== v59 ==
## my_chip
module my_chip (
    input logic [11:0] io_in,  
    output logic [11:0] io_out,  
    input logic clock,
    input logic reset  
);
make LEC_CHECK=0 CAP_MARGIN=30 CORE_ASPECT_RATIO=0.94 CORE_MARGIN=2 CORE_UTILIZATION=72 CTS_CLUSTER_DIAMETER=64 CTS_CLUSTER_SIZE=81 HOLD_SLACK_MARGIN=0.05 PLACE_DENSITY=0.36 SETUP_SLACK_MARGIN=1.65 SLEW_MARGIN=20 TNS_END_PERCENT=35 finish   # period 6.51 ns
run.sh (not shown) runs the stock make flow with config.mk's settings and CLKGATE_MAP_FILE=.
Every stage of the flow completed for v59, and the final layout passed the timing, DRC and antenna checks.
Inputs modified between v59 and v6:
# v59
export LEC_CHECK = 0
export CAP_MARGIN = 30
export CORE_ASPECT_RATIO = 0.94
export CORE_MARGIN = 2
export CORE_UTILIZATION = 72
export CTS_CLUSTER_DIAMETER = 64
export CTS_CLUSTER_SIZE = 81
export HOLD_SLACK_MARGIN = 0.05
export PLACE_DENSITY = 0.36
export SETUP_SLACK_MARGIN = 1.65
export SLEW_MARGIN = 20
export TNS_END_PERCENT = 35
create_clock -name core_clock -period 6.51 [get_ports {clock}]
# v6
export LEC_CHECK = 0
export CAP_MARGIN = 20
export CORE_MARGIN = 2
export CORE_UTILIZATION = 72
export SLEW_MARGIN = 20
create_clock -name core_clock -period 2.59 [get_ports {clock}]
==> results <==
v59 and v6: one clean run, v59; the rest did not finish clean. Completing all stages was not enough for v6: its layout failed the final checks because of negative setup slack. Per the comparison of v6 with v59, clock network fraction of design power saw a decrease, via count saw an increase, clock power saw an increase, final sequential cell count saw little to no change, detailed placement HPWL saw an increase. Relative to v59, the final cell area reported for v6 is higher. Compared with v59, v6 instantiates a larger number of standard cells. Fmax: v6 vs v59 up about 27%. Die size of v6 is on par with v59. Looking at critical path depth, v6 sits 1 below v59. v6 and v59 ended up with roughly the same worst hold slack. Of the two values seen for top power group, the clock network was produced by v59 and registers by v6. Cell type of the slowest stage on the worst timing path = sky130_fd_sc_hd__dfstp_4: v6; cell type of the slowest stage on the worst timing path = sky130_fd_sc_hd__dfrtp_1: v59.
Input changes introduced in v1 (baseline for comparison: v6):
# v6
export LEC_CHECK = 0
export CAP_MARGIN = 20
export CORE_MARGIN = 2
export CORE_UTILIZATION = 72
export SLEW_MARGIN = 20
create_clock -name core_clock -period 2.59 [get_ports {clock}]
# v1
export LEC_CHECK = 0
export ABC_AREA = 1
export CAP_MARGIN = 20
export CORE_MARGIN = 2
export CORE_UTILIZATION = 72
export SETUP_SLACK_MARGIN = 0.51
export SLEW_MARGIN = 20
export TNS_END_PERCENT = 5
create_clock -name core_clock -period 2.59 [get_ports {clock}]
Findings:
v1 had finished all stages when the layout checks came back failing, citing negative setup slack.
[compare] base=v6 new=v1: via count now larger, setup skew after layout was more or less identical, clock power went up.
diff inputs: v1 => v57
# v1
export LEC_CHECK = 0
export ABC_AREA = 1
export CAP_MARGIN = 20
export CORE_MARGIN = 2
export CORE_UTILIZATION = 72
export SETUP_SLACK_MARGIN = 0.51
export SLEW_MARGIN = 20
export TNS_END_PERCENT = 5
create_clock -name core_clock -period 2.59 [get_ports {clock}]
# v57
export LEC_CHECK = 0
export ABC_AREA = 1
export CAP_MARGIN = 20
export CORE_MARGIN = 2
export CORE_UTILIZATION = 67
export CTS_CLUSTER_SIZE = 96
export SLEW_MARGIN = 20
create_clock -name core_clock -period 15.3 [get_ports {clock}]
Results
Every stage of the flow completed for v57, and the final layout passed the timing, DRC and antenna checks.
Total inserted antenna cells: v1 vs v57 identical
Summary of the comparison: setup fix buffers added after clock tree synthesis is lower in v57, relative to v1.
Placed cell count was higher in the run labelled v1.
v1 → v57: via count saw a decrease; first-pass GRT wire length saw a decrease; post-route clock period utilization saw a decrease; area of all placed cells without fillers saw a decrease.
Delta(power share of the combinational group, v57 - v1) < 0
Number of nets in the layout, v57 vs v1: down by a few percent
Changes in v56 relative to v57:
# v57
export LEC_CHECK = 0
export ABC_AREA = 1
export CAP_MARGIN = 20
export CORE_MARGIN = 2
export CORE_UTILIZATION = 67
export CTS_CLUSTER_SIZE = 96
export SLEW_MARGIN = 20
create_clock -name core_clock -period 15.3 [get_ports {clock}]
# v56
export LEC_CHECK = 0
export ABC_AREA = 1
export CAP_MARGIN = 20
export CORE_MARGIN = 2
export CORE_UTILIZATION = 70
export CTS_CLUSTER_SIZE = 40
export SLEW_MARGIN = 20
create_clock -name core_clock -period 3.21 [get_ports {clock}]
- Status v56: flow complete, layout not clean - negative setup slack
- Relative to v57, the required time reported for the critical path endpoint of v56 is lower by 12.21 ns.
- On data arrival time of the worst path: between v56 and v57, it ends up higher for v57.
- v57 has lower instance area at placement than v56.
- Min die size across v56 and v57: v56
- Going from v57 to v56, number of global-route vias before repair grew by a few percent.
- Measured against v56, the total wire length of v57 comes out at 0.944 times the reference value.
- Final worst setup slack was lower in v56 than in v57.
- Between v57 and v56, met2 routing resource usage after global routing increased.
- Detailed route, v56 vs v57: via total higher for v56
- Run comparison: v56 critical path class register to register; v57 critical path class input port to async pin
- Summary of the comparison: met3 usage in global routing is higher in v56, relative to v57.
- Between v57 and v56, register share of the cell area decreased.
Modified inputs, v26 compared to v56
# v56
export LEC_CHECK = 0
export ABC_AREA = 1
export CAP_MARGIN = 20
export CORE_MARGIN = 2
export CORE_UTILIZATION = 70
export CTS_CLUSTER_SIZE = 40
export SLEW_MARGIN = 20
create_clock -name core_clock -period 3.21 [get_ports {clock}]
# v26
export LEC_CHECK = 0
export CAP_MARGIN = 20
export CORE_MARGIN = 2
export CORE_UTILIZATION = 18
export SLEW_MARGIN = 20
create_clock -name core_clock -period 15.3 [get_ports {clock}]
### Flow results
v26 completed every stage of the flow, and the final layout passed the timing, DRC and antenna checks.
Delta (v26 minus v56): xor/xnor cell area share of the yosys netlist now larger; clock period minus final worst setup slack now larger; final core utilization now smaller; cell count of the worst hold path comparable; hold slack comparable.
For v26, the master of the slowest instance on the critical path was sky130_fd_sc_hd__dfrtp_1, unlike v56, where it was sky130_fd_sc_hd__dfstp_4.
Comparing v56 against v26, there is no change at all in number of clock buffers inserted by TritonCTS.
v26 against v56: number of buffers outside the clock class in the layout decreased 32; post-CTS setup buffer count decreased 1; share of total power in the clock network decreased 2.5 points; count of unique library cells instantiated by Yosys increased about 40%.
Weighted congestion reported at the end of routability-driven placement in v26 is 12% below v56.

========
Starting RTL as in the previous note.
Settings: LEC_CHECK=0, ABC_AREA=1, CAP_MARGIN=20, CORE_MARGIN=2, CORE_UTILIZATION=72, CTS_CLUSTER_DIAMETER=29, CTS_CLUSTER_SIZE=72, PLACE_DENSITY_LB_ADDON=0.28, SETUP_SLACK_MARGIN=0.8, SLEW_MARGIN=0; clock period 3.13 ns.
The first run finished with setup timing left.
Then changed:
Settings changed: CTS_CLUSTER_DIAMETER 29 to not set, SETUP_SLACK_MARGIN 0.8 to not set.
The changed run produced a layout that fails on setup timing. Cell area falls by 1.5%. Setup slack gains 0.088 ns. Cell count falls by 0.32%. Sequential power barely changes. Clock power falls by about 11%.
Then changed:
Settings changed: CTS_CLUSTER_SIZE 72 to 97, PLACE_DENSITY_LB_ADDON 0.28 to not set, SLEW_MARGIN 0 to 20.
Clock period 3.13 ns to 2.45 ns, I/O delays scaled along.
The new run finished with setup timing left.
Synthesized cell count does not change.
Core utilization went up by 3.7 points.
Area after synthesis does not change.

========
job 5017:
my_chip again, from the RTL that the note above started with.
export LEC_CHECK = 0
export ABC_AREA = 1
export CAP_MARGIN = 20
export CORE_ASPECT_RATIO = 1.39
export CORE_MARGIN = 2
export CORE_UTILIZATION = 72
export CTS_CLUSTER_DIAMETER = 346
export CTS_CLUSTER_SIZE = 11
export HOLD_SLACK_MARGIN = 0.3
export PLACE_DENSITY = 0.37
export SETUP_SLACK_MARGIN = 1.02
export SLEW_MARGIN = 40
export TNS_END_PERCENT = 5
create_clock -name core_clock -period 6.48 [get_ports {clock}]
> inputs changed (job 5017 -> job 6688)
==> flow/config.mk <==
export PLATFORM = sky130hd
export DESIGN_NAME = my_chip
export DESIGN_NICKNAME = my_chip
export VERILOG_FILES = /design/flow/design.v
export SDC_FILE = /design/flow/constraint.sdc
export NUM_CORES = 4
export LEC_CHECK = 0
export ABC_AREA = 1
export CAP_MARGIN = 20
export CORE_MARGIN = 2
export CORE_UTILIZATION = 72
export SETUP_SLACK_MARGIN = -0.26
export SLEW_MARGIN = 20
export TNS_END_PERCENT = 5
==> flow/constraint.sdc <==
create_clock -name core_clock -period 2.59 [get_ports {clock}]
set_input_delay 0.5180 -clock core_clock [delete_from_list [all_inputs] [get_ports {clock}]]
set_output_delay 0.5180 -clock core_clock [all_outputs]
set_load 0.01 [all_outputs]
What the final checks of job 6688 revealed, after a flow that finished every stage, was a layout that fails on negative setup slack. Job 6688 -> job 5017: depth of the worst hold-timing path delta 0, exact match. Job 6688 ends up with higher HPWL after detailed placement than job 5017 does. Going from job 5017 to job 6688, final design utilization shows an increase of 4.3 points; layout overhead on the synthesized area climbed 5.0 points; clock-buffer cell count -1; total non-filler cell area in the finished layout now larger; number of antenna diodes closely matched the old numbers. Relative to job 5017, clock-net power has increased by 150% in job 6688.
> inputs changed (job 6688 -> job 4801)
==> flow/config.mk <==
export PLATFORM = sky130hd
export DESIGN_NAME = my_chip
export DESIGN_NICKNAME = my_chip
export VERILOG_FILES = /design/flow/design.v
export SDC_FILE = /design/flow/constraint.sdc
export NUM_CORES = 4
export LEC_CHECK = 0
export CAP_MARGIN = 20
export CORE_MARGIN = 2
export CORE_UTILIZATION = 40
export SLEW_MARGIN = 20
==> flow/constraint.sdc <==
create_clock -name core_clock -period 4.42 [get_ports {clock}]
set_input_delay 0.8840 -clock core_clock [delete_from_list [all_inputs] [get_ports {clock}]]
set_output_delay 0.8840 -clock core_clock [all_outputs]
set_load 0.01 [all_outputs]
Notes after the runs:
Job 4801 ended with every stage complete and zero timing, DRC or antenna violations.
Share of synthesized cell area in and-or and or-and compound cells (job 4801 over job 6688): increase, 5.7 points
Note that the count of placed standard cells including taps recorded for job 6688 amounts to 1.17 times the value seen in job 4801.
Comparing setup violation total in the final timing report for job 6688 and job 4801, the smaller number came from job 4801.
Per the comparison of job 4801 with job 6688, met3 layer usage reported by global route went down by 4.5 points; setup slack went up by 1.51 ns.
| detailed-route wire length | job 4801 vs job 6688 | 26% lower |
Inputs modified between job 4801 and job 4709:
-- flow/config.mk --
<<< job 4801, line 8
export CAP_MARGIN = 20
export CORE_MARGIN = 2
export CORE_UTILIZATION = 40
export SLEW_MARGIN = 20
>>> job 4709, line 8
export CAP_MARGIN = 20
export CORE_MARGIN = 2
export CORE_UTILIZATION = 69
export SLEW_MARGIN = 20
==> results <==
Diff job 4801 -> job 4709: depth of the CTS H-tree held; number of buffer and inverter instances along the worst setup path went up 1; diode insertion count for antenna repair held; insertion delay to the later sink of the worst-skew pair held; cell area went down about 1.2%.
Power is estimated from default activity; no workload was simulated.
